File: flow/run.sh
#!/bin/bash
# the make line also repeats each setting of config.mk as NAME=value (left out here)
make -C /OpenROAD-flow-scripts/flow DESIGN_CONFIG=/design/flow/config.mk WORK_HOME=/design/flow/orfs CLKGATE_MAP_FILE= finish
File: flow/config.mk
export PLATFORM = sky130hd
export DESIGN_NAME = cpu_hazard
export DESIGN_NICKNAME = cpu_hazard
export VERILOG_FILES = /design/flow/design.v
export SDC_FILE = /design/flow/constraint.sdc
export NUM_CORES = 4
export LEC_CHECK = 0
export CAP_MARGIN = 0
export CORE_MARGIN = 2
export CORE_UTILIZATION = 71
export SLEW_MARGIN = 20
File: flow/constraint.sdc
create_clock -name core_clock -period 3.27 [get_ports {clk}]
set_input_delay 0.6540 -clock core_clock [delete_from_list [all_inputs] [get_ports {clk}]]
set_output_delay 0.6540 -clock core_clock [all_outputs]
set_load 0.01 [all_outputs]
File: flow/design.v
`timescale 1ns / 1ps
module cpu_hazard(input wire clk,
           input wire rst,
           input wire enable,
           input wire start,
           output wire d_we,
           output wire [7:0] i_addr,
           output wire [7:0] d_addr,
           input  wire [15:0] i_datain,
           input  wire [15:0] d_datain,
           output wire [15:0] d_dataout,
           output wire busy
    );
    reg [7:0] pc;
    assign i_addr = pc;
    function automatic wr_reg(input [4:0] op);
      wr_reg = (op == 5'b00010) || (op == 5'b01000) || (op == 5'b10001) || (op == 5'b01010) || (op == 5'b10010)
            || (op == 5'b10000) || (op == 5'b01001) || (op == 5'b01011) || (op == 5'b01101) || (op == 5'b01110)
            || (op == 5'b01111)  || (op == 5'b00100)  || (op == 5'b00101)  || (op == 5'b00110) || (op == 5'b00111);
    endfunction
    function automatic rd_r1(input [4:0] op);
      rd_r1 = (op == 5'b00011) || (op == 5'b00010) || (op == 5'b01000) || (op == 5'b10001) || (op == 5'b01010)
           || (op == 5'b10010) || (op == 5'b01100) || (op == 5'b01101) || (op == 5'b01110) || (op == 5'b01111)
           || (op == 5'b00100) || (op == 5'b00110) || (op == 5'b00101) || (op == 5'b00111);
    endfunction
    function automatic rd_r2(input [4:0] op);
      rd_r2 = (op == 5'b01000) || (op == 5'b10001) || (op == 5'b01010) || (op == 5'b10010) || (op == 5'b01100)
           || (op == 5'b01101) || (op == 5'b01110) || (op == 5'b01111);
    endfunction
    function automatic rd_r0(input [4:0] op);
      rd_r0 = (op == 5'b10000) || (op == 5'b01011) || (op == 5'b01001) || (op == 5'b11001) || (op == 5'b11010)
           || (op == 5'b11011) || (op == 5'b11100) || (op == 5'b11101) || (op == 5'b11110) || (op == 5'b11111)
           || (op == 5'b00011);
    endfunction
    function automatic set_flags(input [4:0] op);
      set_flags = (op == 5'b01100) || (op == 5'b01000) || (op == 5'b01001) || (op == 5'b10001) || (op == 5'b01010)
               || (op == 5'b01011) || (op == 5'b10010) || (op == 5'b10000);
    endfunction
    reg state;
    reg next_state;
    reg [15:0] wb_ir;
    reg [15:0] id_ir;
    reg [15:0] ex_ir;
    reg [15:0] mem_ir;
    reg [15:0] reg_A;
    reg [15:0] reg_B;
    reg [15:0] smdr;
    reg [15:0] smdr1;
    reg [15:0] reg_C;
    reg [15:0] reg_C1;
    reg [15:0] gr [0:7];
    reg [15:0] ALUo;
    reg alu_cf;
    reg cf, nf, zf;
    reg dw;
    assign busy = state;
    always @(posedge clk or negedge rst)
    begin
      if (!rst) state <= 1'b0;
      else state <= next_state;
    end
    always @(*)
    begin
      case (state)
        1'b0: if (enable == 1 && start == 1) next_state = 1'b1;
               else next_state = 1'b0;
        default: if (enable == 0 || wb_ir[15:11] == 5'b00001) next_state = 1'b0;
               else next_state = 1'b1;
      endcase
    end
    wire branch_taken = ((ex_ir[15:11] == 5'b11010) && (zf == 1)) || ((ex_ir[15:11] == 5'b11100) && (nf == 1))
                     || ((ex_ir[15:11] == 5'b11011) && (zf == 0)) || ((ex_ir[15:11] == 5'b11101) && (nf == 0))
                     || ((ex_ir[15:11] == 5'b11110) && (cf == 1)) || ((ex_ir[15:11] == 5'b11111) && (cf == 0))
                     || (ex_ir[15:11] == 5'b11001);
    wire [4:0] if_op = i_datain[15:11];
    wire load_use = (id_ir[15:11] == 5'b00010) &&
                    ((rd_r1(if_op) && id_ir[10:8] == i_datain[6:4]) ||
                     (rd_r2(if_op) && id_ir[10:8] == i_datain[2:0]) ||
                     (rd_r0(if_op) && id_ir[10:8] == i_datain[10:8]));
    always @(posedge clk or negedge rst)
    begin
      if (!rst)
      begin
        id_ir <= 16'b0;
        pc <= 8'b0;
      end
      else if (state == 1'b1)
      begin
        if (branch_taken)
        begin
          pc <= ALUo[7:0];
          id_ir <= 16'b0;
        end
        else if (id_ir[15:11] == 5'b11000)
        begin
          pc <= id_ir[7:0];
          id_ir <= 16'b0;
        end
        else if (load_use)
        begin
          pc <= pc;
          id_ir <= 16'b0;
        end
        else
        begin
          pc <= pc + 1;
          id_ir <= i_datain;
        end
      end
    end
    function automatic [15:0] fwd(input [2:0] r);
      if (wr_reg(ex_ir[15:11]) && ex_ir[15:11] != 5'b00010 && ex_ir[10:8] == r)
        fwd = ALUo;
      else if (wr_reg(mem_ir[15:11]) && mem_ir[10:8] == r)
        fwd = (mem_ir[15:11] == 5'b00010) ? d_datain : reg_C;
      else if (wr_reg(wb_ir[15:11]) && wb_ir[10:8] == r)
        fwd = reg_C1;
      else
        fwd = gr[r];
    endfunction
    wire [4:0] id_op = id_ir[15:11];
    always @(posedge clk or negedge rst)
    begin
      if (!rst)
      begin
        ex_ir <= 0;
        reg_A <= 0;
        reg_B <= 0;
        smdr <= 0;
      end
      else if (state == 1'b1)
      begin
        if (branch_taken)
        begin
          ex_ir <= 16'b0;
          reg_A <= 16'b0;
          reg_B <= 16'b0;
        end
        else
        begin
          ex_ir <= id_ir;
          if (rd_r0(id_op) && id_op != 5'b00011)
            reg_A <= fwd(id_ir[10:8]);
          else if (rd_r1(id_op))
            reg_A <= fwd(id_ir[6:4]);
          if (id_op == 5'b00010 || id_op == 5'b00011 || id_op == 5'b00100 || id_op == 5'b00110
              || id_op == 5'b00101 || id_op == 5'b00111)
            reg_B <= {12'b0, id_ir[3:0]};
          else if (id_op == 5'b10000)
            reg_B <= {id_ir[7:0], 8'b0};
          else if (rd_r0(id_op))
            reg_B <= {8'b0, id_ir[7:0]};
          else if (rd_r2(id_op))
            reg_B <= fwd(id_ir[2:0]);
        end
        if (id_op == 5'b00011)
          smdr <= fwd(id_ir[10:8]);
      end
    end
    always @(*)
    begin
      alu_cf = cf;
      ALUo = reg_A + reg_B;
      case (ex_ir[15:11])
        5'b01000, 5'b01001, 5'b10000: {alu_cf, ALUo} = {1'b0, reg_A} + {1'b0, reg_B};
        5'b10001:              {alu_cf, ALUo} = {1'b0, reg_A} + {1'b0, reg_B} + {16'b0, cf};
        5'b01010, 5'b01011, 5'b01100:  {alu_cf, ALUo} = {1'b0, reg_A} - {1'b0, reg_B};
        5'b10010:              {alu_cf, ALUo} = {1'b0, reg_A} - {1'b0, reg_B} - {16'b0, cf};
        5'b01101:               ALUo = reg_A & reg_B;
        5'b01110:                ALUo = reg_A | reg_B;
        5'b01111:               ALUo = reg_A ^ reg_B;
        5'b00100, 5'b00101:         ALUo = reg_A << reg_B[3:0];
        5'b00110:               ALUo = reg_A >> reg_B[3:0];
        5'b00111:               ALUo = $signed(reg_A) >>> reg_B[3:0];
        default:            ALUo = reg_A + reg_B;
      endcase
    end
    always @(posedge clk or negedge rst)
    begin
      if (!rst)
      begin
        mem_ir <= 0;
        reg_C <= 0;
        zf <= 0;
        nf <= 0;
        cf <= 0;
        dw <= 0;
        smdr1 <= 0;
      end
      else if (state == 1'b1)
      begin
        mem_ir <= ex_ir;
        reg_C <= ALUo;
        smdr1 <= smdr;
        if (set_flags(ex_ir[15:11]))
        begin
          zf <= (ALUo == 0);
          nf <= ALUo[15];
          cf <= alu_cf;
        end
        dw <= (ex_ir[15:11] == 5'b00011);
      end
    end
    assign d_addr = reg_C[7:0];
    assign d_dataout = smdr1;
    assign d_we = dw;
    always @(posedge clk or negedge rst)
    begin
      if (!rst)
      begin
        wb_ir <= 0;
        reg_C1 <= 0;
      end
      else if (state == 1'b1)
      begin
        wb_ir <= mem_ir;
        if (mem_ir[15:11] == 5'b00010)
          reg_C1 <= d_datain;
        else
          reg_C1 <= reg_C;
      end
    end
    integer k;
    always @(posedge clk or negedge rst)
    begin
      if (!rst)
      begin
        for (k = 0; k < 8; k = k + 1) gr[k] <= 16'b0;
      end
      else if (state == 1'b1)
      begin
        if (wr_reg(wb_ir[15:11]))
          gr[wb_ir[10:8]] <= reg_C1;
      end
    end
endmodule
==> notes.md, run 1 <==
run metrics: most instantiated cells after synthesis dfrtp_1 (277), nor2_1 (223), o21ai_0 (200), mux2_2 (189), nand2_1 (186), Ys Warns 2, Netlist Area Pre-Place 0.0222 sq mm, dpl hpwl 62600 um, ys flop type dfrtp_1, # IOs 70, Setup WS pre-CTS -0.458 ns, cells after synthesis 2500, Inserted Clock Buffers 29, CTS max path bufs 3, Cell Type Count 111, die area 0.0327 sq mm, stopping stage global routing, gr usage total 68.3%, gpl congestion 1.10, Synth Area in Adders 3.23%, Largest cells by area dfrtp_1 (31%), mux2_2 (9.6%), mux2i_1 (5.7%), I/O Buffers 69, outcome stopped before the end, and+or+nand+nor area frac 14.9%, Top-area cell share 31.3%, residual overflow from global routing 19, fraction of registers with async set/reset 100%, Die Y 181 um, sequential-to-total area share from yosys stat 31.3%, cell with the most instances after synthesis dfrtp_1, cell type with the largest total area dfrtp_1, H-tree levels 1, Die Wd 181 um, Post-synth EDFFs 0, floorplan utilization 72.3%, Nets at Floorplan 2592, Avg Cell Area, Syn 8.87 sq um, AO/OA Area Share 22.3%, error msg [ERROR GRT-0232] Routing congestion too high. Check the congestion heatmap in the GUI., comb area leader AND-OR/OR-AND gates, CTS Hold Bufs 0, Synth mux share 19.5%, register bit total from synthesis 277, clk root buf clkbuf_16, Placeable Area 0.0307 sq mm, Rows 64, XOR Share, Synth 3.22%, # Cells Yosys 2500, clock sinks 277, yosys stat area 0.0222 sq mm
-- per-stage QoR --
stage               cells  area [sq um]  utilization (%)
global placement     3103         25400             82.9
detailed placement   3103         25400             82.9
floorplan            2500         22400                -
CTS                  3183         27000             88.0
-- what timing repair did --
action	in CTS
gates cloned	0
pin swaps	28
buffers inserted	29
resized	95
setup endpoints to repair	54
-- layer usage --
metal  GRT usage, %  GRT overflow
met1           71.3             0
met2           88.9             3
met3           45.0             4
met4           66.5            12
met5           13.3             0
==> inputs of run 2 (changes only) <==
CAP_MARGIN = 20   (was 0)
CORE_UTILIZATION = 70   (was 71)
CTS_CLUSTER_DIAMETER = 24   (was not set)
CTS_CLUSTER_SIZE = 25   (was not set)
SETUP_SLACK_MARGIN = 0.54   (was not set)
clock period = 3.87 ns   (was 3.27 ns; I/O delays follow)
==> notes.md, run 2 <==
run metrics: gpl congestion 1.12 (+1.6%), comb area leader AND-OR/OR-AND gates, I/O Buffers 69 (unchanged), CTS Hold Bufs 0 (unchanged), most instantiated cells after synthesis dfrtp_1 (277), nor2_1 (223), o21ai_0 (200), mux2_2 (189), nand2_1 (186), fraction of registers with async set/reset 100% (unchanged), cell with the most instances after synthesis dfrtp_1, Avg Cell Area, Syn 8.87 sq um (unchanged), and+or+nand+nor area frac 14.9% (unchanged), XOR Share, Synth 3.22% (unchanged), gr usage total 78.6%, Die Wd 182 um (+0.70%), stopping stage global routing, Largest cells by area dfrtp_1 (31%), mux2_2 (9.6%), mux2i_1 (5.7%), Cell Type Count 111 (unchanged), Post-synth EDFFs 0 (unchanged), error msg [ERROR GRT-0232] Routing congestion too high. Check the congestion heatmap in the GUI., Die Y 182 um (+0.70%), Nets at Floorplan 2592 (unchanged), clk root buf clkbuf_16, Setup WS pre-CTS 0.0367 ns (+0.495 ns), Synth mux share 19.5% (unchanged), clock sinks 277 (unchanged), sequential-to-total area share from yosys stat 31.3% (unchanged), Ys Warns 2 (unchanged), # IOs 70 (unchanged), Area after DPL 0.0242 sq mm (-4.9%), cells after synthesis 2500 (unchanged), dpl hpwl 61600 um (-1.5%), outcome stopped before the end, yosys stat area 0.0222 sq mm (unchanged), placed cells 2952 (-4.9%), cell type with the largest total area dfrtp_1, H-tree levels 3 (+2), residual overflow from global routing 152, # Cells Yosys 2500 (unchanged), Placeable Area 0.0314 sq mm (+2.4%), Inserted Clock Buffers 78 (+170%), AO/OA Area Share 22.3% (unchanged), die area 0.0331 sq mm (+1.4%), floorplan utilization 70.6% (-1.7 points), Rows 65 (+1.6%), CTS max path bufs 3 (unchanged), Synth Area in Adders 3.23% (unchanged), Netlist Area Pre-Place 0.0222 sq mm (unchanged), register bit total from synthesis 277 (unchanged), ys flop type dfrtp_1, Top-area cell share 31.3% (unchanged)
## run 2: what timing repair did
action                                  in CTS
pin swaps                                   36
endpoints found under the setup margin      55
resized                                     62
buffers inserted                            22
## run 2: metrics by stage
stage	hold WS, ns
after CTS	0.238
after detailed placement	0.472
after global placement	0.476
after floorplan	0.450
## run 2: metal layers
layer  track usage, %  GRT overflow
met5             19.0             0
met4             80.1            78
met3             63.3             3
met2             94.1            71
met1             79.9             0
==> inputs of run 3 (changes only) <==
CAP_MARGIN = 25   (was 20)
CORE_UTILIZATION = 28   (was 70)
CTS_CLUSTER_DIAMETER = not set   (was 24)
CTS_CLUSTER_SIZE = 54   (was 25)
HOLD_SLACK_MARGIN = 0.1   (was not set)
PLACE_DENSITY = 0.77   (was not set)
SETUP_SLACK_MARGIN = 0.88   (was 0.54)
SLEW_MARGIN = 5   (was 20)
clock period = 3.46 ns   (was 3.87 ns; I/O delays follow)
==> notes.md, run 3 <==
yosys + openroad results -> initial DRC count 2878, largest net degree at the start of global routing 100, AO/OA Area Share 22.3% (unchanged), critical path's top delay family AND-OR/OR-AND gates, clock tree from TritonCTS yes, RSZ-0062 raised after global routing yes, most instantiated cells after synthesis dfrtp_1 (277), nor2_1 (223), o21ai_0 (200), mux2_2 (189), nand2_1 (186), floorplan utilization 28.2% (-42 points), Final TNS setup -2.56 ns, Cell Type Count 111 (unchanged), initial antenna violation count 0, worst reg2reg path depth 13, Die Wd 285 um (+57%), Nets at Floorplan 2592 (unchanged), crit path to reg_A[15], dpl hpwl 67700 um (+9.9%), CP Data Required Time 3.98 ns, Synth mux share 19.5% (unchanged), CTS max path bufs 3 (unchanged), via/cell ratio 5.78, Total Wirelength 91600 um, Final min period 3.67 ns, Hold Crit Class flip-flop to flip-flop, Post-synth EDFFs 0 (unchanged), yosys stat area 0.0222 sq mm (unchanged), Bufs and invs on worst path 1, P&R area growth vs syn 33.1%, CP Class flip-flop to flip-flop, Worst-Skew Late Latency 0.62 ns, Inserted Clock Buffers 30 (-62%), sequential-to-total area share from yosys stat 31.3% (unchanged), cell type with the largest total area dfrtp_1, worst-margin pin slew 0.995 ns, # Cells Yosys 2500 (unchanged), Largest cells by area dfrtp_1 (31%), mux2_2 (9.6%), mux2i_1 (5.7%), first-pass GRT wire length 136000 um, Setup Skew 0.0428 ns, fraction of registers with async set/reset 100% (unchanged), Synth Area in Adders 3.23% (unchanged), final worst slack -0.212 ns, Nets 2942, cells after synthesis 2500 (unchanged), post-DR wirelength/cell 23.4 um, cell with the most instances after synthesis dfrtp_1, Post-DRT Antenna Nets 0, Ys Warns 2 (unchanged), Hold EP smdr1[4], endpoints failing hold 0, clock sinks 277 (unchanged), DR pass1 iterations 8, Hold Path Stages 1, utilization after layout 37.5%, Max Cap Viol 0, FF-to-FF setup slack -0.21 ns, total tool warning count 62, Fillers 7739, die area 0.0815 sq mm (+150%), Ant. Diodes 0, worst r2r src reg_A[0], comb area leader AND-OR/OR-AND gates, gpl congestion 1.04 (-7.3%), ys flop type dfrtp_1, hold_sp smdr[4], slew margin rel. 33.5%, WP depth 13, Top-area cell share 31.3% (unchanged), Worst Setup End Kind flip-flop, XOR Share, Synth 3.22% (unchanged), Final Slew Violations 0, Finish-stage setup viols 29, FMAX 272 MHz, critical path arrival 4.20 ns, Hold WS 0.509 ns, slowest stage cell, crit path or4_4, Avg Cell Area, Syn 8.87 sq um (unchanged), # DRC 0, # IOs 70 (unchanged), Die Y 285 um (+57%), startpoint types flip-flop, cycle use final 106%, and+or+nand+nor area frac 14.9% (unchanged), Max FO, Critical Path 6, vias after detailed routing 22700, clk root buf clkbuf_16, outcome failed layout checks, R2R Path End reg_A[15], H-tree levels 1 (-2), Failed Checks negative setup slack, Critical Path Start reg_A[0], gr usage total 21.4%, Setup WS pre-CTS -0.368 ns (-0.405 ns), Rows 103 (+58%), residual overflow from global routing 0, clk slew on worst S/H paths 0.07 ns, I/O Buffers 69 (unchanged), register bit total from synthesis 277 (unchanged), critical-path cell list ha_4, fa_2, a211oi_4, buf_6, o2111ai_4, nor4b_4, o2111a_2, nand4_4, or4_4, and3_4, o311a_4, a221oi_2, a22o_1, vias in the first global route 21500, slowest stage delay, CP 0.53 ns, Placeable Area 0.0787 sq mm (+150%), Netlist Area Pre-Place 0.0222 sq mm (unchanged)
[run 3: cell type report]
cell class,instances,area [sq um],area share [%]
clock buffer,39,845,2.86
multi-input combinational,1923,15200,51.6
tap,1050,1310,4.45
inverter,96,372,1.26
sequential,277,6960,23.6
clock inverter,16,195,0.661
timing repair buffer,522,4620,15.6
[run 3: per-layer routing]
layer	GRT usage (%)	part of all wire, %	vias to the layer above	wire, um
met5	0	0	-	0
met4	12.6	7.0	0	6400
met3	3.02	9.4	327	8600
met2	34.2	45	1403	41700
met1	27.5	38	11000	35000
li1	-	-	9911	-
[run 3: through the flow]
stage / instance area (sq um) / std cells
5_1_grt: 29500 / 3923
3_5_place_dp: 26600 / 3785
2_1_floorplan: 22500 / 2500
3_3_place_gp: 26600 / 3784
4_1_cts: 28300 / 3871
6_report: 29500 / 3923
[run 3: what timing repair did]
action	4_1_cts	5_1_grt
hold buffers	1	0
gates cloned	0	3
hold endpoints to repair	50	0
endpoints found under the setup margin	102	147
pin swaps	37	102
gates resized	104	180
setup buffers	30	49
==> inputs of run 4 (changes only) <==
CAP_MARGIN = 0   (was 25)
CORE_UTILIZATION = 69   (was 28)
CTS_CLUSTER_DIAMETER = 104   (was not set)
CTS_CLUSTER_SIZE = not set   (was 54)
HOLD_SLACK_MARGIN = not set   (was 0.1)
MAX_ROUTING_LAYER = met4   (was not set)
PLACE_DENSITY = not set   (was 0.77)
SETUP_SLACK_MARGIN = 0.9   (was 0.88)
SLEW_MARGIN = 20   (was 5)
clock period = 5.7 ns   (was 3.46 ns; I/O delays follow)
==> notes.md, run 4 <==
yosys + openroad results -> ys flop type dfrtp_1, worst reg2reg path depth 12 (-1), vias in the first global route 22200 (+3.3%), initial antenna violation count 7 (+7), Bufs and invs on worst path 0 (-1), H-tree levels 1 (unchanged), logic area 0.0141 sq mm (-7.5%), # IOs 70 (unchanged), CTS max path bufs 3 (unchanged), Avg Cell Area, Syn 8.87 sq um (unchanged), Hold Path Stages 2 (+1), Worst Setup End Kind flip-flop, FMAX 220 MHz (-19%), XOR Share, Synth 3.22% (unchanged), Top-area cell share 31.3% (unchanged), I/O Buffers 69 (unchanged), Fillers 1969 (-75%), Hold Crit Class flip-flop to flip-flop, vias after detailed routing 23200 (+2.3%), slowest stage cell, crit path a211oi_1, die area 0.0336 sq mm (-59%), sequential-to-total area share from yosys stat 31.3% (unchanged), Total Wirelength 88900 um (-2.9%), Setup Buffers After CTS 0 (-100%), gpl congestion 1.04 (+0.20%), CP Class flip-flop to flip-flop, WP depth 12 (-1), Synth mux share 19.5% (unchanged), Die Wd 183 um (-36%), Synth Area in Adders 3.23% (unchanged), Ys Warns 2 (unchanged), via/cell ratio 8.01 (+39%), critical-path cell list ha_1, fa_1, a211oi_2, nor2_1, or4_1, nor4b_2, nand4_1, nor2_1, xor2_1, a211oi_1, mux2_2, a21oi_1, R2R Path End smdr[12], startpoint types flip-flop, worst-margin pin slew 1.14 ns (+0.149 ns), clock tree from TritonCTS yes, cell with the most instances after synthesis dfrtp_1, Hold EP nf, CP Data Required Time 6.15 ns (+2.17 ns), largest net degree at the start of global routing 126 (+26%), cell type with the largest total area dfrtp_1, Area after DPL 0.0230 sq mm (-13%), Netlist Area Pre-Place 0.0222 sq mm (unchanged), met2 track demand over resource 75.1% (+41 points), floorplan utilization 70.1% (+42 points), # DRC 0 (unchanged), crit path to smdr[12], worst r2r src reg_A[0], Critical Path Start reg_A[0], Final TNS setup 0 ns (+2.56 ns), Final Slew Violations 0 (unchanged), most instantiated cells after synthesis dfrtp_1 (277), nor2_1 (223), o21ai_0 (200), mux2_2 (189), nand2_1 (186), critical path arrival 5.00 ns (+0.80 ns), Placeable Area 0.0316 sq mm (-60%), cell area after layout 0.0241 sq mm (-18%), hold_sp nf, clk slew on worst S/H paths 0.06 ns (about the same), Most Crowded Layer GR met2, P&R area growth vs syn 8.86%, Max Cap Viol 0 (unchanged), Rows 65 (-37%), Max FO, Critical Path 7 (+1), Cell Type Count 111 (unchanged), Setup Skew 0.0348 ns (-0.00803 ns), FF-to-FF setup slack 1.15 ns (+1.36 ns), Nets 2552 (-13%), AO/OA Area Share 22.3% (unchanged), Inserted Clock Buffers 31 (+3.3%), Die Y 183 um (-36%), residual overflow from global routing 0 (unchanged), initial DRC count 4758 (+65%), CTS Hold Bufs 0 (-1), Worst-Skew Late Latency 0.61 ns (about the same), first-pass GRT wire length 135000 um (-1.1%), utilization after layout 76.3% (+39 points), fraction of registers with async set/reset 100% (unchanged), endpoints failing hold 0 (unchanged), slew margin rel. 23.5% (-10 points), Nets at Floorplan 2592 (unchanged), Post-synth EDFFs 0 (unchanged), RSZ-0062 raised after global routing no, dpl hpwl 58500 um (-14%), clk root buf clkbuf_16, met1 usage 62.5% (+35 points), and+or+nand+nor area frac 14.9% (unchanged), critical path's top delay family simple AND/OR/NAND/NOR gates, total tool warning count 68 (+9.7%), Largest cells by area dfrtp_1 (31%), mux2_2 (9.6%), mux2i_1 (5.7%), slowest stage delay, CP 0.68 ns (+0.15 ns), cycle use final 79.9% (-26 points), yosys stat area 0.0222 sq mm (unchanged), Final min period 4.55 ns (+0.881 ns), # Cells Yosys 2500 (unchanged), DR pass1 iterations 19 (+11), comb area leader AND-OR/OR-AND gates, register bit total from synthesis 277 (unchanged), met3 GRT Util 20.3% (+17 points), Critical Path Most Common Cell nor2_1, Finish-stage setup viols 0 (-100%), post-DR wirelength/cell 30.7 um (+32%), Post-DRT Antenna Nets 0 (unchanged), Reg area 0.00694 sq mm (-0.22%), clock sinks 277 (unchanged), cells after synthesis 2500 (unchanged), outcome no timing/DRC/antenna violations, gr usage total 54.4% (+33 points)
[run 4: layout make-up]
cell class	instances	area share, %
multi-input cells	1923	58.3
flip-flops and latches	277	28.8
repair buffers	131	4.86
clock buffers	46	3.82
well taps	402	2.08
inverters	96	1.49
clock inverters	12	0.581
diodes	8	0.0829
[run 4: timing repair]
action                     in CTS  in global routing
setup endpoints to repair       0                  1
hold endpoints to repair        0                  0
resized                         0                  1
[run 4: per-layer routing]
layer,vias up,wire length (um)
met5,-,0
met4,0,10900
met3,1008,12900
met2,2365,36400
met1,10700,28800
li1,9153,-
[run 4: through the flow]
| step | worst slack [ns] | hold WS (ns) | std cells |
|---|---|---|---|
| global route | 0.910 | 0.519 | 2894 |
| finish | 1.15 | 0.498 | 2895 |
| global placement | 1.37 | 0.467 | 2828 |
| detailed placement | 1.26 | 0.479 | 2828 |
| floorplan | 1.60 | 0.450 | 2500 |
| CTS | 1.22 | 0.501 | 2886 |
==> inputs of run 5 (changes only) <==
ABC_AREA = 1   (was not set)
CAP_MARGIN = 20   (was 0)
CTS_CLUSTER_DIAMETER = not set   (was 104)
CTS_CLUSTER_SIZE = 14   (was not set)
GPL_TIMING_DRIVEN = 1   (was not set)
HOLD_SLACK_MARGIN = 0.29   (was not set)
MAX_ROUTING_LAYER = met5   (was met4)
SETUP_SLACK_MARGIN = -0.21   (was 0.9)
SLEW_MARGIN = 10   (was 20)
clock period = 2.77 ns   (was 5.7 ns; I/O delays follow)
==> notes.md, run 5 <==
run metrics: H-tree levels 1 (unchanged), XOR Share, Synth 1.70% (-1.5 points), # IOs 70 (unchanged), Netlist Area Pre-Place 0.0214 sq mm (-3.6%), Synth Area in Adders 3.35% (+0.12 points), gr usage total 74.9%, register bit total from synthesis 277 (unchanged), Ys Warns 2 (unchanged), Cell Type Count 57 (-49%), Inserted Clock Buffers 30 (-3.2%), error msg [ERROR GRT-0232] Routing congestion too high. Check the congestion heatmap in the GUI., residual overflow from global routing 34, Avg Cell Area, Syn 6.57 sq um (-26%), Rows 64 (-1.5%), stopping stage global routing, AO/OA Area Share 20.9% (-1.4 points), fraction of registers with async set/reset 100% (unchanged), Largest cells by area dfrtp_1 (32%), nand2_1 (17%), o21ai_0 (9.5%), sequential-to-total area share from yosys stat 32.4% (+1.2 points), I/O Buffers 69 (unchanged), gpl congestion 1.24 (+20%), ys flop type dfrtp_1, Die Y 180 um (-1.8%), floorplan utilization 70.0% (about the same), clk root buf clkbuf_16, Placeable Area 0.0305 sq mm (-3.6%), Post-synth EDFFs 0 (unchanged), cell with the most instances after synthesis nand2_1, yosys stat area 0.0214 sq mm (-3.6%), Area after DPL 0.0246 sq mm (+6.7%), die area 0.0324 sq mm (-3.5%), Die Wd 180 um (-1.8%), CTS max path bufs 3 (unchanged), and+or+nand+nor area frac 31.0% (+16 points), dpl hpwl 65500 um (+12%), cell type with the largest total area dfrtp_1, outcome stopped before the end, comb area leader simple AND/OR/NAND/NOR gates, Nets at Floorplan 3343 (+29%), # Cells Yosys 3251 (+30%), most instantiated cells after synthesis nand2_1 (973), o21ai_0 (406), inv_1 (336), dfrtp_1 (277), nand3_1 (224), cells after synthesis 3251 (+30%), clock sinks 277 (unchanged), Top-area cell share 32.4% (+1.2 points), Synth mux share 0.468% (-19 points)
run 5: timing repair:
| item | CTS |
|---|---|
| endpoints found under the setup margin | 53 |
| endpoints found under the hold margin | 72 |
| pin swaps | 27 |
| resized | 85 |
| hold buffers | 1 |
| setup buffers | 19 |
run 5: metrics by stage:
stage | worst slack (ns) | instances
after floorplan | -0.198 | 3251
after global placement | -0.484 | 3898
after detailed placement | -0.521 | 3898
after CTS | -0.296 | 3973
run 5: metal layers:
metal	GRT usage, %	overflow
met1	76.0	1
met2	90.9	14
met3	60.0	2
met4	70.0	17
met5	41.0	0
==> inputs of run 6 (changes only) <==
ABC_AREA = not set   (was 1)
CORE_UTILIZATION = 72   (was 69)
CTS_CLUSTER_SIZE = not set   (was 14)
GPL_TIMING_DRIVEN = not set   (was 1)
HOLD_SLACK_MARGIN = not set   (was 0.29)
MAX_ROUTING_LAYER = not set   (was met5)
PLACE_DENSITY = 0.76   (was not set)
SETUP_SLACK_MARGIN = -0.22   (was -0.21)
SLEW_MARGIN = 20   (was 10)
clock period = 3.2 ns   (was 2.77 ns; I/O delays follow)
==> notes.md, run 6 <==
yosys + openroad results -> FF-to-FF setup slack -1.61 ns, # IOs 70 (unchanged), vias in the first global route 23900, largest net degree at the start of global routing 89, slew margin rel. -18.2%, Setup WS pre-CTS -0.499 ns (+0.0220 ns), endpoints failing hold 0, die area 0.0322 sq mm (-0.56%), Max Cap Viol 1, and+or+nand+nor area frac 14.9% (-16 points), ys flop type dfrtp_1, utilization after layout 90.8%, clock tree from TritonCTS yes, Worst Setup End Kind flip-flop, Ys Warns 2 (unchanged), register bit total from synthesis 277 (unchanged), DR pass1 iterations 20, floorplan utilization 72.9% (+2.8 points), Die Y 179 um (-0.28%), Post-synth EDFFs 0 (unchanged), clk root buf clkbuf_16, Total Wirelength 98000 um, worst-margin pin slew 1.75 ns, gpl congestion 1.25 (+0.40%), Die Wd 179 um (-0.28%), # DRC 0, Nets at Floorplan 2592 (-22%), worst r2r src reg_B[0], Area after DPL 0.0257 sq mm (+4.7%), met2 track demand over resource 80.7%, Finish-stage setup viols 69, final worst slack -1.61 ns, Cell Type Count 111 (+95%), Worst-Skew Late Latency 0.61 ns, # Cells Yosys 2500 (-23%), H-tree levels 1 (unchanged), R2R Path End zf, slowest stage delay, CP 0.92 ns, XOR Share, Synth 3.22% (+1.5 points), Synth mux share 19.5% (+19 points), P&R area growth vs syn 24.6%, I/O Buffers 69 (unchanged), clk slew on worst S/H paths 0.06 ns, critical path arrival 5.30 ns, cell with the most instances after synthesis dfrtp_1, crit path to zf, Setup Skew 0.0361 ns, first-pass GRT wire length 140000 um, critical path's top delay family simple AND/OR/NAND/NOR gates, vias after detailed routing 25500, Failed Checks max-capacitance violations, max-slew violations, negative setup slack, RSZ-0062 raised after global routing yes, CTS max path bufs 3 (unchanged), Placeable Area 0.0304 sq mm (-0.26%), Top-area cell share 31.3% (-1.2 points), Final Slew Violations 2, startpoint types flip-flop, Synth Area in Adders 3.23% (-0.12 points), initial DRC count 5981, cell area after layout 0.0276 sq mm, Critical Path Most Common Cell buf_4, Netlist Area Pre-Place 0.0222 sq mm (+3.7%), residual overflow from global routing 0, post-DR wirelength/cell 30.2 um, Final min period 4.81 ns, Critical Path Start reg_B[0], CP Data Required Time 3.69 ns, CTS Hold Bufs 0 (-1), gr usage total 56.0%, Most Crowded Layer GR met2, met3 GRT Util 24.6%, most instantiated cells after synthesis dfrtp_1 (277), nor2_1 (223), o21ai_0 (200), mux2_2 (189), nand2_1 (186), WP depth 14, Bufs and invs on worst path 2, via/cell ratio 7.87, Hold Crit Class primary input to asynchronous set/reset pin, Rows 64 (unchanged), Largest cells by area dfrtp_1 (31%), mux2_2 (9.6%), mux2i_1 (5.7%), worst reg2reg path depth 14, total tool warning count 64, Max FO, Critical Path 3, cycle use final 150%, critical-path cell list ha_2, fa_2, a211oi_4, buf_4, o2111ai_4, nor4b_4, buf_4, mux2i_2, xnor2_1, a22o_1, nor2_4, nand4_1, or4b_4, o21ai_1, Avg Cell Area, Syn 8.87 sq um (+35%), sequential-to-total area share from yosys stat 31.3% (-1.2 points), slowest stage cell, crit path nor4b_4, FMAX 208 MHz, Inserted Clock Buffers 29 (-3.3%), CP Class flip-flop to flip-flop, Nets 2904, cells after synthesis 2500 (-23%), initial antenna violation count 21, clock sinks 277 (unchanged), cell type with the largest total area dfrtp_1, Post-DRT Antenna Nets 0, fraction of registers with async set/reset 100% (unchanged), met1 usage 63.0%, comb area leader AND-OR/OR-AND gates, dpl hpwl 62700 um (-4.2%), AO/OA Area Share 22.3% (+1.4 points), Final TNS setup -55.92 ns, yosys stat area 0.0222 sq mm (+3.7%), outcome failed layout checks
==> run 6: cell type report <==
type / instances / area, sq um
Inverter: 96 / 364
Multi-Input combinational cell: 1923 / 14800
Clock inverter: 7 / 75.1
Tap cell: 396 / 495
Antenna cell: 18 / 45.0
Clock buffer: 41 / 821
Fill cell: 1312 / 2800
Timing Repair Buffer: 485 / 4040
Sequential cell: 277 / 6950
==> run 6: layer usage <==
metal | wire, um | vias up
li1 | - | 9844
met1 | 29900 | 11600
met2 | 39200 | 2840
met3 | 16300 | 1216
met4 | 12300 | 18
met5 | 280 | -
==> run 6: through the flow <==
step	cells	hold WS [ns]
after CTS	3201	0.102
after global placement	3142	0.467
after global routing	3230	0.142
final	3243	0.0674
after floorplan	2500	0.344
after detailed placement	3142	0.483
==> run 6: timing repair <==
| action | in CTS | in global routing |
|---|---|---|
| gates resized | 42 | 122 |
| pin swaps | 31 | 48 |
| endpoints found under the hold margin | 0 | 0 |
| setup buffers | 16 | 29 |
| setup endpoints to repair | 36 | 58 |
==> inputs of run 7 (changes only) <==
ABC_AREA = 1   (was not set)
CAP_MARGIN = 0   (was 20)
CORE_UTILIZATION = 34   (was 72)
CTS_CLUSTER_DIAMETER = 236   (was not set)
PLACE_DENSITY = 0.86   (was 0.76)
SETUP_SLACK_MARGIN = not set   (was -0.22)
SLEW_MARGIN = 40   (was 20)
clock period = 5.09 ns   (was 3.2 ns; I/O delays follow)
==> notes.md, run 7 <==
yosys + openroad results -> RSZ-0062 raised after global routing no, I/O Buffers 69 (unchanged), CTS Hold Bufs 0 (unchanged), Setup Skew 0.0221 ns (-0.0139 ns), endpoints failing hold 0 (unchanged), gpl congestion 1.11 (-11%), Nets 3318 (+14%), CP Class flip-flop to flip-flop, Critical Path Start reg_B[0], Synth Area in Adders 3.35% (+0.12 points), first-pass GRT wire length 132000 um (-6.2%), # Cells Yosys 3251 (+30%), Finish-stage setup viols 0 (-100%), Post-Layout Cell Count 4085 (+26%), slowest stage delay, CP 0.64 ns (-0.28 ns), Cell Type Count 57 (-49%), critical path's top delay family adder cells, P&R area growth vs syn 11.1%, Max Cap Viol 0 (-1), Ys Warns 2 (unchanged), clk root buf clkbuf_16, dpl hpwl 64300 um (+2.6%), gr usage total 26.2% (-30 points), Hold Crit Class primary input to asynchronous set/reset pin, comb area leader simple AND/OR/NAND/NOR gates, Synth mux share 0.468% (-19 points), worst r2r src reg_B[0], initial antenna violation count 2 (-90%), fraction of registers with async set/reset 100% (unchanged), cells after synthesis 3251 (+30%), DR pass1 iterations 7 (-65%), AO/OA Area Share 20.9% (-1.4 points), Rows 91 (+42%), Final TNS setup 0 ns (+55.92 ns), Post-DRT Antenna Nets 0 (unchanged), H-tree levels 1 (unchanged), Top-area cell share 32.4% (+1.2 points), slew margin rel. 35.2% (+53 points), Bufs and invs on worst path 2 (unchanged), CP Data Required Time 5.54 ns (+1.85 ns), Fillers 6506 (+400%), Setup Buffers After CTS 0 (-16), via/cell ratio 5.85 (-26%), Worst Setup End Kind flip-flop, floorplan utilization 34.5% (-38 points), placed cells 4031 (+28%), Die Y 255 um (+42%), slowest stage cell, crit path fa_1, worst-margin pin slew 0.962 ns (-0.792 ns), Total Wirelength 86800 um (-11%), cell type with the largest total area dfrtp_1, critical path arrival 4.43 ns (-0.87 ns), # IOs 70 (unchanged), initial DRC count 3485 (-42%), largest net degree at the start of global routing 93 (+4.5%), Nets at Floorplan 3343 (+29%), Final Slew Violations 0 (-2), CTS-repair resized insts 0 (-100%), post-DR wirelength/cell 21.2 um (-30%), outcome no timing/DRC/antenna violations, vias after detailed routing 23900 (-6.3%), utilization after layout 38.3% (-52 points), Final min period 3.98 ns (-0.828 ns), and+or+nand+nor area frac 31.0% (+16 points), R2R Path End reg_A[2], most instantiated cells after synthesis nand2_1 (973), o21ai_0 (406), inv_1 (336), dfrtp_1 (277), nand3_1 (224), startpoint types flip-flop, vias in the first global route 22200 (-7.0%), ys flop type dfrtp_1, WP depth 16 (+2), clock tree from TritonCTS yes, Die Wd 255 um (+42%), Ant. Diodes 0 (-18), die area 0.0649 sq mm (+100%), register bit total from synthesis 277 (unchanged), Placeable Area 0.0619 sq mm (+100%), critical-path cell list ha_1, fa_1, ha_1, inv_1, nor2_1, nor2_1, o21bai_1, nand3b_1, nor2_1, nand4_1, nand2_1, inv_1, nand2_1, o21ai_0, o211ai_1, o21ai_0, Critical Path Most Common Cell nor2_1, Inserted Clock Buffers 30 (+3.4%), sequential-to-total area share from yosys stat 32.4% (+1.2 points), total tool warning count 59 (-7.8%), XOR Share, Synth 1.70% (-1.5 points), yosys stat area 0.0214 sq mm (-3.6%), crit path to reg_A[2], FF-to-FF setup slack 1.11 ns (+2.72 ns), worst reg2reg path depth 16 (+2), Largest cells by area dfrtp_1 (32%), nand2_1 (17%), o21ai_0 (9.5%), cell with the most instances after synthesis nand2_1, clk slew on worst S/H paths 0.06 ns (about the same), Avg Cell Area, Syn 6.57 sq um (-26%), Post-synth EDFFs 0 (unchanged), # DRC 0 (unchanged), FMAX 251 MHz (+21%), Worst-Skew Late Latency 0.59 ns (-0.02 ns), CTS max path bufs 3 (unchanged), clock sinks 277 (unchanged), Max FO, Critical Path 13 (+10), Netlist Area Pre-Place 0.0214 sq mm (-3.6%), cycle use final 78.2% (-72 points), residual overflow from global routing 0 (unchanged)
==> run 7: final cells by class <==
type / count / area (sq um) / share of cell area, %
Inverter: 368 / 1390 / 5.85
Sequential cell: 277 / 6930 / 29.2
Tap cell: 837 / 1050 / 4.41
Timing Repair Buffer: 110 / 1040 / 4.36
Clock buffer: 43 / 891 / 3.75
Multi-Input combinational cell: 2439 / 12300 / 51.8
Clock inverter: 11 / 160 / 0.674
==> run 7: routing by layer <==
metal,track usage [%],part of all wire (%)
met5,0,0.015
met4,16.3,7.4
met3,5.86,12
met2,40.6,43
met1,33.0,37
==> run 7: metrics by stage <==
| stage | setup WS, ns | hold slack, ns | instance area (sq um) |
|---|---|---|---|
| floorplan | 2.10 | 0.449 | 21400 |
| global placement | 1.33 | 0.461 | 22700 |
| detailed placement | 1.32 | 0.463 | 22700 |
| CTS | 1.31 | 0.356 | 23700 |
| global route | 1.00 | 0.379 | 23800 |
| finish | 1.11 | 0.348 | 23800 |
==> inputs of run 8 (changes only) <==
ABC_AREA = not set   (was 1)
CAP_MARGIN = 20   (was 0)
CORE_UTILIZATION = 50   (was 34)
CTS_CLUSTER_DIAMETER = not set   (was 236)
PLACE_DENSITY = not set   (was 0.86)
SLEW_MARGIN = 20   (was 40)
clock period = 4.99 ns   (was 5.09 ns; I/O delays follow)
==> notes.md, run 8 <==
yosys + openroad results -> H-tree levels 2 (+1), gr usage total 36.8% (+11 points), residual overflow from global routing 0 (unchanged), worst-margin pin slew 1.08 ns (+0.121 ns), slowest stage delay, CP 0.57 ns (-0.07 ns), critical-path cell list ha_1, fa_1, a211oi_2, nor2_1, or4_1, nor4b_2, nand4_1, nor2_1, xor2_1, a221oi_2, a21boi_0, o21ai_1, register bit total from synthesis 277 (unchanged), dpl hpwl 62600 um (-2.7%), Cell Type Count 111 (+95%), Critical Path Most Common Cell nor2_1, post-DR wirelength/cell 27.2 um (+28%), Finish-stage setup viols 0 (unchanged), and+or+nand+nor area frac 14.9% (-16 points), crit path to reg_A[14], cells after synthesis 2500 (-23%), initial DRC count 2315 (-34%), largest net degree at the start of global routing 111 (+19%), AO/OA Area Share 22.3% (+1.4 points), vias after detailed routing 20800 (-13%), critical path arrival 4.93 ns (+0.50 ns), Rows 77 (-15%), via/cell ratio 6.64 (+13%), Setup Buffers After CTS 0 (unchanged), # DRC 0 (unchanged), Die Y 215 um (-16%), Inserted Clock Buffers 35 (+17%), Nets 2609 (-21%), CP Class flip-flop to flip-flop, Fillers 4042 (-38%), Placeable Area 0.0440 sq mm (-29%), comb area leader AND-OR/OR-AND gates, Nets at Floorplan 2592 (-22%), DR pass1 iterations 8 (+1), vias in the first global route 20500 (-7.8%), cycle use final 89.8% (+12 points), Ys Warns 2 (unchanged), CP Data Required Time 5.44 ns (-0.10 ns), FF-to-FF setup slack 0.51 ns (-0.60 ns), most instantiated cells after synthesis dfrtp_1 (277), nor2_1 (223), o21ai_0 (200), mux2_2 (189), nand2_1 (186), clk slew on worst S/H paths 0.06 ns (about the same), Netlist Area Pre-Place 0.0222 sq mm (+3.7%), Critical Path Start reg_B[0], clk root buf clkbuf_16, floorplan utilization 50.4% (+16 points), ys flop type dfrtp_1, outcome no timing/DRC/antenna violations, total tool warning count 61 (+3.4%), Final min period 4.48 ns (+0.499 ns), WP depth 12 (-4), # IOs 70 (unchanged), Ant. Diodes 0 (unchanged), utilization after layout 56.4% (+18 points), Max Cap Viol 0 (unchanged), Setup Skew 0.0257 ns (+0.00356 ns), Largest cells by area dfrtp_1 (31%), mux2_2 (9.6%), mux2i_1 (5.7%), clock tree from TritonCTS yes, first-pass GRT wire length 130000 um (-1.3%), slowest stage cell, crit path or4_1, Worst Setup End Kind flip-flop, Final Slew Violations 0 (unchanged), die area 0.0460 sq mm (-29%), CTS-repair resized insts 0 (unchanged), XOR Share, Synth 3.22% (+1.5 points), I/O Buffers 69 (unchanged), Max FO, Critical Path 11 (-2), sequential-to-total area share from yosys stat 31.3% (-1.2 points), Synth mux share 19.5% (+19 points), Final TNS setup 0 ns (unchanged), Total Wirelength 85400 um (-1.6%), critical path's top delay family simple AND/OR/NAND/NOR gates, startpoint types flip-flop, CTS max path bufs 3 (unchanged), Hold WS 0.481 ns (+0.133 ns), # Cells Yosys 2500 (-23%), Worst-Skew Late Latency 0.57 ns (-0.02 ns), Post-synth EDFFs 0 (unchanged), cell type with the largest total area dfrtp_1, Hold Crit Class primary input to asynchronous set/reset pin, Top-area cell share 31.3% (-1.2 points), gpl congestion 0.990 (-11%), P&R area growth vs syn 11.9%, slew margin rel. 27.2% (-8.0 points), RSZ-0062 raised after global routing no, yosys stat area 0.0222 sq mm (+3.7%), R2R Path End reg_A[14], Bufs and invs on worst path 0 (-2), CTS Hold Bufs 0 (unchanged), Synth Area in Adders 3.23% (-0.12 points), Die Wd 215 um (-16%), fraction of registers with async set/reset 100% (unchanged), cell with the most instances after synthesis dfrtp_1, endpoints failing hold 0 (unchanged), worst reg2reg path depth 12 (-4), FMAX 223 MHz (-11%), worst r2r src reg_B[0], Post-DRT Antenna Nets 0 (unchanged), initial antenna violation count 0 (-2), clock sinks 277 (unchanged), Avg Cell Area, Syn 8.87 sq um (+35%)
-- run 8: metal layers --
metal  vias up  GRT usage [%]  share of wire (%)
li1       9240              -                  -
met1     10200           47.1                 40
met2      1061           59.1                 47
met3       281           4.68                6.9
met4         0           23.6                7.1
met5         -              0                  0
-- run 8: cell type report --
class / count / area (sq um) / share of cell area [%]
Tap cell: 592 / 741 / 2.98
Multi-Input combinational cell: 1923 / 14000 / 56.6
Inverter: 96 / 360 / 1.45
Sequential cell: 277 / 6940 / 28.0
Clock buffer: 49 / 968 / 3.90
Clock inverter: 14 / 184 / 0.741
Timing Repair Buffer: 184 / 1580 / 6.38
-- run 8: per-stage QoR --
step                      setup slack, ns  area, sq um  std cells
after CTS                           0.600        24800       3135
after global routing                0.277        24800       3135
after global placement              0.625        23700       3072
final                               0.511        24800       3135
after detailed placement            0.631        23700       3072
after floorplan                     0.886        22200       2500
==> inputs of run 9 (changes only) <==
CORE_UTILIZATION = 72   (was 50)
CTS_CLUSTER_DIAMETER = 199   (was not set)
CTS_CLUSTER_SIZE = 24   (was not set)
PLACE_DENSITY_LB_ADDON = 0.26   (was not set)
SETUP_SLACK_MARGIN = 0.47   (was not set)
SLEW_MARGIN = 40   (was 20)
clock period = 3.75 ns   (was 4.99 ns; I/O delays follow)
==> notes.md, run 9 <==
yosys + openroad results -> Final min period 3.77 ns (-0.704 ns), WP depth 16 (+4), startpoint types flip-flop, P&R area growth vs syn 16.0%, Synth Area in Adders 3.23% (unchanged), largest net degree at the start of global routing 87 (-22%), crit path to zf, first-pass GRT wire length 132000 um (+1.3%), # Cells Yosys 2500 (unchanged), Critical Path Start reg_B[0], vias in the first global route 22600 (+10%), cycle use final 101% (+11 points), worst-margin pin slew 0.874 ns (-0.209 ns), Ys Warns 2 (unchanged), cell with the most instances after synthesis dfrtp_1, residual overflow from global routing 0 (unchanged), floorplan utilization 72.9% (+23 points), total tool warning count 62 (+1.6%), gr usage total 52.1% (+15 points), clk slew on worst S/H paths 0.10 ns (+0.04 ns), Post-synth EDFFs 0 (unchanged), worst reg2reg path depth 16 (+4), CP Data Required Time 4.20 ns (-1.24 ns), utilization after layout 84.5% (+28 points), die area 0.0322 sq mm (-30%), Critical Path Most Common Cell buf_6, most instantiated cells after synthesis dfrtp_1 (277), nor2_1 (223), o21ai_0 (200), mux2_2 (189), nand2_1 (186), gpl congestion 1.18 (+19%), final worst slack -0.0242 ns (-0.536 ns), Top-area cell share 31.3% (unchanged), Finish-stage setup viols 3 (+3), register bit total from synthesis 277 (unchanged), Setup WS pre-CTS -0.0793 ns (-0.710 ns), CP Class flip-flop to flip-flop, # DRC 0 (unchanged), AO/OA Area Share 22.3% (unchanged), slew margin rel. 41.4% (+14 points), Largest cells by area dfrtp_1 (31%), mux2_2 (9.6%), mux2i_1 (5.7%), yosys stat area 0.0222 sq mm (unchanged), slowest stage cell, crit path or4b_4, Bufs and invs on worst path 4 (+4), Die Wd 179 um (-16%), Avg Cell Area, Syn 8.87 sq um (unchanged), XOR Share, Synth 3.22% (unchanged), H-tree levels 1 (-1), Nets at Floorplan 2592 (unchanged), Synth mux share 19.5% (unchanged), fraction of registers with async set/reset 100% (unchanged), Worst-Skew Late Latency 0.53 ns (-0.04 ns), comb area leader AND-OR/OR-AND gates, clk root buf clkbuf_16, cell type with the largest total area dfrtp_1, clock sinks 277 (unchanged), initial antenna violation count 1 (+1), FMAX 265 MHz (+19%), Hold Crit Class primary input to asynchronous set/reset pin, Die Y 179 um (-16%), Setup Skew 0.0148 ns (-0.0109 ns), # IOs 70 (unchanged), worst r2r src reg_B[0], critical path's top delay family simple AND/OR/NAND/NOR gates, initial DRC count 3887 (+68%), Netlist Area Pre-Place 0.0222 sq mm (unchanged), Max Cap Viol 0 (unchanged), post-DR wirelength/cell 28.3 um (+3.7%), clock tree from TritonCTS yes, sequential-to-total area share from yosys stat 31.3% (unchanged), critical-path cell list buf_6, ha_4, inv_2, fa_2, nor2b_4, o21a_4, o31ai_4, nand4_4, buf_6, nor4_4, buf_4, xnor2_2, a211oi_2, nand4_1, or4b_4, o21ai_2, Post-DRT Antenna Nets 0 (unchanged), DR pass1 iterations 10 (+2), Total Wirelength 86000 um (+0.66%), dpl hpwl 61200 um (-2.3%), Final Slew Violations 0 (unchanged), endpoints failing hold 0 (unchanged), FF-to-FF setup slack -0.02 ns (-0.54 ns), CTS max path bufs 3 (unchanged), RSZ-0062 raised after global routing yes, I/O Buffers 69 (unchanged), critical path arrival 4.23 ns (-0.70 ns), R2R Path End zf, outcome failed layout checks, cells after synthesis 2500 (unchanged), via/cell ratio 7.62 (+15%), Nets 2733 (+4.8%), slowest stage delay, CP 0.54 ns (-0.03 ns), Max FO, Critical Path 3 (-8), vias after detailed routing 23200 (+11%), Cell Type Count 111 (unchanged), and+or+nand+nor area frac 14.9% (unchanged), Placeable Area 0.0304 sq mm (-31%), Rows 64 (-17%), Failed Checks negative setup slack, Final TNS setup -0.0565 ns (-0.0565 ns), ys flop type dfrtp_1, Worst Setup End Kind flip-flop, Inserted Clock Buffers 15 (-57%)
==> run 9: layout make-up <==
| type | instances | area (sq um) |
|---|---|---|
| repair buffers | 328 | 2750 |
| clock inverters | 2 | 25.0 |
| fillers | 1738 | 4710 |
| clock buffers | 19 | 390 |
| inverters | 96 | 368 |
| diodes | 1 | 2.50 |
| flip-flops and latches | 277 | 6950 |
| multi-input cells | 1923 | 14700 |
| well taps | 396 | 495 |
==> run 9: per-stage QoR <==
stage	cell area [sq um]	cells	hold slack, ns
floorplan	22400	2500	0.450
global placement	24400	2978	0.468
detailed placement	24400	2978	0.495
CTS	25200	3022	0.262
global route	25700	3041	0.278
finish	25700	3042	0.239
==> run 9: metal layers <==
layer,vias to the layer above,wire [um],GRT usage (%)
met1,10700,28300,62.9
met3,780,11100,13.9
met2,2219,36600,77.9
met4,2,9840,44.4
li1,9470,-,-
met5,-,11,0
==> run 9: repair_timing <==
| action | 4_1_cts | 5_1_grt |
|---|---|---|
| gates resized | 60 | 82 |
| pin swaps | 34 | 51 |
| cloned | 0 | 0 |
| hold endpoints to repair | 0 | 0 |
| setup buffers | 23 | 19 |
| setup endpoints to repair | 56 | 62 |
| hold buffers | 0 | 0 |
==> inputs of run 10 (changes only) <==
ABC_AREA = 1   (was not set)
CORE_UTILIZATION = 67   (was 72)
CTS_CLUSTER_DIAMETER = not set   (was 199)
CTS_CLUSTER_SIZE = not set   (was 24)
PLACE_DENSITY_LB_ADDON = not set   (was 0.26)
SETUP_SLACK_MARGIN = not set   (was 0.47)
SLEW_MARGIN = 20   (was 40)
clock period = 4.95 ns   (was 3.75 ns; I/O delays follow)
==> notes.md, run 10 <==
yosys + openroad results -> outcome no timing/DRC/antenna violations, dpl hpwl 61600 um (+0.62%), Total Wirelength 86600 um (+0.79%), Die Wd 183 um (+1.7%), gpl congestion 1.12 (-4.8%), FMAX 239 MHz (-9.8%), CP Data Required Time 5.40 ns (+1.20 ns), Max Cap Viol 0 (unchanged), cycle use final 84.5% (-16 points), endpoints failing hold 0 (unchanged), Hold WS 0.470 ns (+0.231 ns), # IOs 70 (unchanged), Placeable Area 0.0315 sq mm (+3.4%), via/cell ratio 6.86 (-10%), post-DR wirelength/cell 23.7 um (-16%), XOR Share, Synth 1.70% (-1.5 points), comb area leader simple AND/OR/NAND/NOR gates, clock tree from TritonCTS yes, Final Slew Violations 0 (unchanged), Bufs and invs on worst path 2 (-2), clock sinks 277 (unchanged), Die Y 183 um (+1.7%), die area 0.0333 sq mm (+3.5%), Critical Path Start ex_ir[12], I/O Buffers 69 (unchanged), yosys stat area 0.0214 sq mm (-3.6%), # Cells Yosys 3251 (+30%), gr usage total 52.5% (+0.37 points), and+or+nand+nor area frac 31.0% (+16 points), # DRC 0 (unchanged), RSZ-0062 raised after global routing no, Setup WS pre-CTS 1.19 ns (+1.26 ns), register bit total from synthesis 277 (unchanged), Hold Crit Class primary input to asynchronous set/reset pin, Worst Setup End Kind flip-flop, slew margin rel. 25.2% (-16 points), crit path to reg_A[5], H-tree levels 1 (unchanged), Max FO, Critical Path 20 (+17), critical path's top delay family simple AND/OR/NAND/NOR gates, Final min period 4.18 ns (+0.409 ns), final worst slack 0.767 ns (+0.791 ns), cells after synthesis 3251 (+30%), WP depth 14 (-2), CTS max path bufs 3 (unchanged), clk slew on worst S/H paths 0.07 ns (-0.03 ns), Netlist Area Pre-Place 0.0214 sq mm (-3.6%), initial antenna violation count 3 (+2), ys flop type dfrtp_1, most instantiated cells after synthesis nand2_1 (973), o21ai_0 (406), inv_1 (336), dfrtp_1 (277), nand3_1 (224), Critical Path Most Common Cell o21ai_0, worst reg2reg path depth 14 (-2), Final TNS setup 0 ns (+0.0565 ns), FF-to-FF setup slack 0.77 ns (+0.79 ns), Rows 65 (+1.6%), CTS Hold Bufs 0 (unchanged), R2R Path End reg_A[5], Finish-stage setup viols 0 (-3), P&R area growth vs syn 8.52%, AO/OA Area Share 20.9% (-1.4 points), Largest cells by area dfrtp_1 (32%), nand2_1 (17%), o21ai_0 (9.5%), Post-synth EDFFs 0 (unchanged), Setup Skew 0.0358 ns (+0.0209 ns), first-pass GRT wire length 135000 um (+2.2%), total tool warning count 66 (+6.5%), CTS-repair resized insts 0 (-100%), Setup Buffers After CTS 0 (-100%), slowest stage delay, CP 0.71 ns (+0.17 ns), Cell Type Count 57 (-49%), vias in the first global route 23600 (+4.5%), initial DRC count 4725 (+22%), Inserted Clock Buffers 29 (+14), startpoint types flip-flop, Ys Warns 2 (unchanged), Fillers 2483 (+43%), largest net degree at the start of global routing 122 (+40%), residual overflow from global routing 0 (unchanged), clk root buf clkbuf_16, Synth mux share 0.468% (-19 points), DR pass1 iterations 13 (+3), Nets at Floorplan 3343 (+29%), Synth Area in Adders 3.35% (+0.12 points), vias after detailed routing 25100 (+8.3%), Top-area cell share 32.4% (+1.2 points), utilization after layout 73.7% (-11 points), worst r2r src ex_ir[12], Nets 3319 (+21%), Worst-Skew Late Latency 0.58 ns (+0.05 ns), Avg Cell Area, Syn 6.57 sq um (-26%), Reg area 0.00693 sq mm (-0.23%), worst-margin pin slew 1.12 ns (+0.247 ns), Post-DRT Antenna Nets 0 (unchanged), cell type with the largest total area dfrtp_1, critical path arrival 4.64 ns (+0.41 ns), cell with the most instances after synthesis nand2_1, critical-path cell list nor2_2, nand3_2, inv_1, nor2_2, nand2_4, nor2_4, nand2_4, inv_4, o21ai_0, nand2_1, o21ai_0, nand2_1, nand3_1, o21ai_0, slowest stage cell, crit path inv_1, logic area 0.0123 sq mm (-17%), CP Class flip-flop to flip-flop, floorplan utilization 67.9% (-5.0 points), fraction of registers with async set/reset 100% (unchanged), sequential-to-total area share from yosys stat 32.4% (+1.2 points)
==> run 10: layer usage <==
layer  share of wire [%]  vias up  track usage (%)  wire length (um)
met2                  42     2363             78.3             36500
met4                  11        2             41.1              9330
met3                  14      799             18.1             12300
li1                    -    10800                -                 -
met1                  33    11200             61.9             28400
met5               0.096        -             2.22                83
==> run 10: stage by stage <==
stage | instance area (sq um) | instances
6_report | 23200 | 3659
5_1_grt | 23200 | 3653
4_1_cts | 23200 | 3651
3_5_place_dp | 22200 | 3598
3_3_place_gp | 22200 | 3598
2_1_floorplan | 21400 | 3251
==> run 10: area by class of cell <==
cell class | instances | share of cell area [%]
Multi-Input combinational cell | 2439 | 53.0
Sequential cell | 277 | 29.9
Inverter | 368 | 5.99
Timing Repair Buffer | 112 | 4.50
Clock buffer | 43 | 3.70
Tap cell | 402 | 2.17
Clock inverter | 10 | 0.701
Antenna cell | 8 | 0.0863
==> inputs of run 11 (changes only) <==
ABC_AREA = not set   (was 1)
CORE_UTILIZATION = 72   (was 67)
SETUP_SLACK_MARGIN = 0.16   (was not set)
clock period = 3.75 ns   (was 4.95 ns; I/O delays follow)
==> notes.md, run 11 <==
yosys + openroad results -> gpl congestion 1.15 (+2.8%), Synth Area in Adders 3.23% (-0.12 points), FMAX 265 MHz (+11%), I/O Buffers 69 (unchanged), Final TNS setup -0.0234 ns (-0.0234 ns), gr usage total 53.2% (+0.68 points), vias after detailed routing 23300 (-7.1%), total tool warning count 63 (-4.5%), RSZ-0062 raised after global routing yes, register bit total from synthesis 277 (unchanged), Die Y 179 um (-1.7%), clock sinks 277 (unchanged), clk root buf clkbuf_16, worst r2r src reg_B[0], Critical Path Start reg_B[0], worst-margin pin slew 1.30 ns (+0.183 ns), ys flop type dfrtp_1, Top-area cell share 31.3% (-1.2 points), Nets 2728 (-18%), Largest cells by area dfrtp_1 (31%), mux2_2 (9.6%), mux2i_1 (5.7%), Post-DRT Antenna Nets 0 (unchanged), Post-synth EDFFs 0 (unchanged), slowest stage delay, CP 0.57 ns (-0.14 ns), CP Data Required Time 4.20 ns (-1.20 ns), FF-to-FF setup slack -0.02 ns (-0.79 ns), clk slew on worst S/H paths 0.07 ns (about the same), Worst Setup End Kind flip-flop, slowest stage cell, crit path or4_4, Final Slew Violations 0 (unchanged), # Cells Yosys 2500 (-23%), initial antenna violation count 1 (-2), cycle use final 100% (+16 points), cell with the most instances after synthesis dfrtp_1, and+or+nand+nor area frac 14.9% (-16 points), Hold WS 0.0901 ns (-0.380 ns), yosys stat area 0.0222 sq mm (+3.7%), dpl hpwl 61400 um (-0.21%), Max FO, Critical Path 5 (-75%), critical path arrival 4.22 ns (-0.42 ns), Final min period 3.77 ns (-0.414 ns), Setup Skew 0.0279 ns (-0.00787 ns), cells after synthesis 2500 (-23%), # DRC 0 (unchanged), cell type with the largest total area dfrtp_1, DR pass1 iterations 9 (-4), Nets at Floorplan 2592 (-22%), residual overflow from global routing 0 (unchanged), slew margin rel. 12.7% (-13 points), endpoints failing hold 0 (unchanged), clock tree from TritonCTS yes, # IOs 70 (unchanged), largest net degree at the start of global routing 82 (-33%), P&R area growth vs syn 17.3%, startpoint types flip-flop, XOR Share, Synth 3.22% (+1.5 points), Placeable Area 0.0304 sq mm (-3.3%), Cell Type Count 111 (+95%), CP Class flip-flop to flip-flop, most instantiated cells after synthesis dfrtp_1 (277), nor2_1 (223), o21ai_0 (200), mux2_2 (189), nand2_1 (186), Ys Warns 2 (unchanged), Hold Crit Class primary input to asynchronous set/reset pin, Bufs and invs on worst path 1 (-1), first-pass GRT wire length 134000 um (-0.66%), worst reg2reg path depth 13 (-1), Synth mux share 19.5% (+19 points), R2R Path End smdr[14], outcome failed layout checks, sequential-to-total area share from yosys stat 31.3% (-1.2 points), crit path to smdr[14], AO/OA Area Share 22.3% (+1.4 points), Worst-Skew Late Latency 0.59 ns (about the same), Die Wd 179 um (-1.7%), die area 0.0322 sq mm (-3.4%), critical path's top delay family simple AND/OR/NAND/NOR gates, floorplan utilization 72.9% (+5.0 points), final worst slack -0.0187 ns (-0.786 ns), Max Cap Viol 0 (unchanged), fraction of registers with async set/reset 100% (unchanged), post-DR wirelength/cell 29.2 um (+23%), Netlist Area Pre-Place 0.0222 sq mm (+3.7%), CTS max path bufs 3 (unchanged), Inserted Clock Buffers 29 (unchanged), Total Wirelength 89300 um (+3.1%), H-tree levels 1 (unchanged), Failed Checks negative setup slack, WP depth 13 (-1), via/cell ratio 7.63 (+11%), Finish-stage setup viols 2 (+2), vias in the first global route 22600 (-4.3%), Rows 64 (-1.5%), critical-path cell list ha_2, fa_2, xor2_2, nand2_2, or4_4, nor4b_4, nand4_1, nor2_2, xor2_1, a221oi_2, buf_4, o211ai_1, o21a_1, comb area leader AND-OR/OR-AND gates, initial DRC count 4193 (-11%), Avg Cell Area, Syn 8.87 sq um (+35%), Fillers 1676 (-33%)
run 11: layer usage:
metal,GRT usage [%],up-vias,share of wire (%)
met2,79.4,2296,42
met3,16.8,792,14
met1,61.9,10800,32
li1,-,9477,-
met4,46.8,2,12
met5,0,-,0.012
run 11: cell type report:
type,instances,area (sq um),share of cell area (%)
diodes,2,5.00,0.0192
clock buffers,39,803,3.09
clock inverters,15,204,0.784
inverters,96,364,1.40
multi-input cells,1923,14600,56.0
flip-flops and latches,277,6940,26.7
well taps,396,495,1.91
repair buffers,309,2630,10.1
run 11: metrics by stage:
stage	area (sq um)	std cells	util [%]	setup slack [ns]
3_3_place_gp	24300	2977	79.8	0.0699
5_1_grt	26000	3055	85.4	-0.137
6_report	26000	3057	85.4	-0.0187
2_1_floorplan	22200	2500	-	0.162
4_1_cts	25500	3038	83.7	0.114
3_5_place_dp	24300	2977	79.8	-0.0640
run 11: timing repair:
item / 4_1_cts / 5_1_grt
endpoints found under the setup margin: 16 / 44
buffers inserted: 7 / 16
resized: 26 / 85
pin swaps: 20 / 39
hold buffers: 0 / 0
